## run 1
## top
module top #(
    parameter integer WIDTH = 16,
    parameter integer NUM_NEURONS_LAYER_1 = 4,
    parameter integer NUM_NEURONS_LAYER_2 = 3
)(
    input  logic clk,
    input  logic rst,
    input  logic sclk,
    input  logic cs_n,
    input  logic mosi,
    output logic miso,
    input  logic signed [WIDTH-1:0] input_current,
    output logic [NUM_NEURONS_LAYER_2-1:0] spikes
);
Size: ~5700 cells after synthesis, about 590 flip-flops, about 25 I/O pins, about 52000 µm² of cells after synthesis.
==> flow/config.mk <==
export PLATFORM = sky130hd
export DESIGN_NAME = top
export DESIGN_NICKNAME = top
export VERILOG_FILES = /design/flow/design.v
export SDC_FILE = /design/flow/constraint.sdc
export NUM_CORES = 4
export LEC_CHECK = 0
export CAP_MARGIN = 40
export CORE_MARGIN = 2
export CORE_UTILIZATION = 40
export HOLD_SLACK_MARGIN = -0.08
export SLEW_MARGIN = 20
==> flow/constraint.sdc <==
create_clock -name core_clock -period 14.0 [get_ports {clk}]
set_input_delay 2.8000 -clock core_clock [delete_from_list [all_inputs] [get_ports {clk}]]
set_output_delay 2.8000 -clock core_clock [all_outputs]
set_load 0.01 [all_outputs]
run.sh (not shown) runs the stock make flow with config.mk's settings and CLKGATE_MAP_FILE=.
The inputs of run 2 differ from those of run 1 as listed below.
- CORE_UTILIZATION: 40 -> 14
- CAP_MARGIN: 40 -> 20
- HOLD_SLACK_MARGIN: -0.08 -> unset
- the clock period (ns, I/O delays scaled along): 14.0 -> 22.0
Findings:
In the reports for run 1 and run 2, the larger highest cell delay on the worst timing path belongs to run 2.
Of run 1 and run 2, the run reporting the higher maximum frequency was run 1.
Summary of run 2 over run 1: final cell area excluding filler cells higher, flip-flop and latch area held steady.
Run 2 vs run 1 — filler cell count climbed by more than 100%
Relative to run 2, the following input files were edited for run 3:
- PLACE_DENSITY_LB_ADDON now 0.27, previously not set
- CORE_UTILIZATION now 40, was 14
- GPL_ROUTABILITY_DRIVEN now 0, previously not set
- ABC_AREA now 1, previously not set
- the clock period (ns, I/O delays scaled along) now 14.0, was 22.0
## What came out
- Note that the final wirelength recorded for run 3 amounts to 1.09 times the value seen in run 2.
- Run 3 vs run 2 on met1 wire length: run 3 is the higher one.
- Combined flip-flop and latch cell area: run 3 vs run 2 — no meaningful difference
- Run 3 vs run 2 — largest fanout on the critical path dropped 3.
- | cell area | run 3 vs run 2 | 4000 µm² lower |
- Comparing run 3 against run 2, there is no change at all in post-CTS setup buffer count.
- STATUS shortest clock period the worst path allows after layout: run 3 wins against run 2
### run 3 -> run 4
- ABC_AREA no longer set, was 1
- PLACE_DENSITY_LB_ADDON no longer set, was 0.27
- GPL_ROUTABILITY_DRIVEN no longer set, was 0
- the clock period (ns, I/O delays scaled along) now 13.4, was 14.0
- Count of clock-buffer cells in the layout down 5.8% in run 4 wrt run 3
- Total track usage down 2.8 points in run 4 wrt run 3
- Cmp run 3 and run 4 / synthesized area / lower: run 3
- Worst hold slack came out lower on run 4 than on run 3.
- Run 4: setup slack 0.42 ns below run 3

---

top again, from the RTL that the note above started with.
clock: 22.4 ns
lec_check: 0
abc_area: 0
cap_margin: 30
cell_pad_in_sites_global_placement: 1
core_aspect_ratio: 1.26
core_margin: 2
core_utilization: 40
gpl_routability_driven: 1
gpl_timing_driven: 0
hold_slack_margin: -0.03
place_density_lb_addon: 0.11
slew_margin: 20
tns_end_percent: 85
The baseline completed without violations.
Edit:
- ABC_AREA: 0 -> unset
- CAP_MARGIN: 30 -> 20
- CELL_PAD_IN_SITES_GLOBAL_PLACEMENT: 1 -> unset
- CORE_ASPECT_RATIO: 1.26 -> unset
- CORE_UTILIZATION: 40 -> 71
- GPL_ROUTABILITY_DRIVEN: 1 -> unset
- GPL_TIMING_DRIVEN: 0 -> unset
- HOLD_SLACK_MARGIN: -0.03 -> unset
- PLACE_DENSITY_LB_ADDON: 0.11 -> unset
- TNS_END_PERCENT: 85 -> unset
- clock period: 22.4 -> 13.4 ns (I/O delays scaled with it)
What happened:
- design area drops by 2.2%
- wire length went down by about 14%
- synthesized cell count stays the same
- worst setup slack got worse by 4.6 ns
- die size went down by 43%
- global-route usage increases by 14 points
- non-clock buffer count is lower by 146
- sequential share of layout area went up by 0.58 points
- synthesized area stays the same
- clock skew falls by 0.0044 ns
Edit:
- ABC_AREA: unset -> 1
- CAP_MARGIN: 20 -> 0
- CTS_CLUSTER_SIZE: unset -> 15
- PLACE_DENSITY: unset -> 0.8
- SETUP_SLACK_MARGIN: unset -> -0.48
- clock period: 13.4 -> 8.93 ns (I/O delays scaled with it)
Outcome: The changed run did not get past global routing (5_1_grt); synthesized area falls slightly; synthesized cell count rises by a quarter to a third; die area falls slightly.
Edit:
- ABC_AREA: 1 -> unset
- CAP_MARGIN: 0 -> 20
- CORE_UTILIZATION: 71 -> 72
- CTS_CLUSTER_SIZE: 15 -> unset
- PLACE_DENSITY: 0.8 -> unset
- PLACE_DENSITY_LB_ADDON: unset -> 0.0
- SETUP_SLACK_MARGIN: -0.48 -> 1.2
- clock period: 8.93 -> 11.3 ns (I/O delays scaled with it)
What happened:
- This time the run finished but fails on capacitance limit, slew limit, setup timing
- synthesized area rose slightly
- die size fell slightly
- synthesized cell count fell by about a fifth
Edit:
- ABC_AREA: unset -> 1
- CAP_MARGIN: 20 -> 15
- CELL_PAD_IN_SITES_GLOBAL_PLACEMENT: unset -> 0
- CTS_CLUSTER_DIAMETER: unset -> 234
- PLACE_DENSITY_LB_ADDON: 0.0 -> 0.11
- SETUP_SLACK_MARGIN: 1.2 -> unset
- TNS_END_PERCENT: unset -> 10
- clock period: 11.3 -> 10.5 ns (I/O delays scaled with it)
Result: The changed run finished but failed the layout checks on setup timing; clock skew drops by 0.024 ns; die size drops by 0.49%; routed wire length drops by 5.4%; area after synthesis drops by 0.50%; final area drops by 3.8%.
Edit:
- CTS_CLUSTER_DIAMETER: 234 -> 101
- PLACE_DENSITY: unset -> 0.92
- PLACE_DENSITY_LB_ADDON: 0.11 -> unset
Outcome: The new run died in global routing (5_1_grt) (GRT-0232); synthesized area is unchanged; synthesized cell count stays the same; die size does not change.
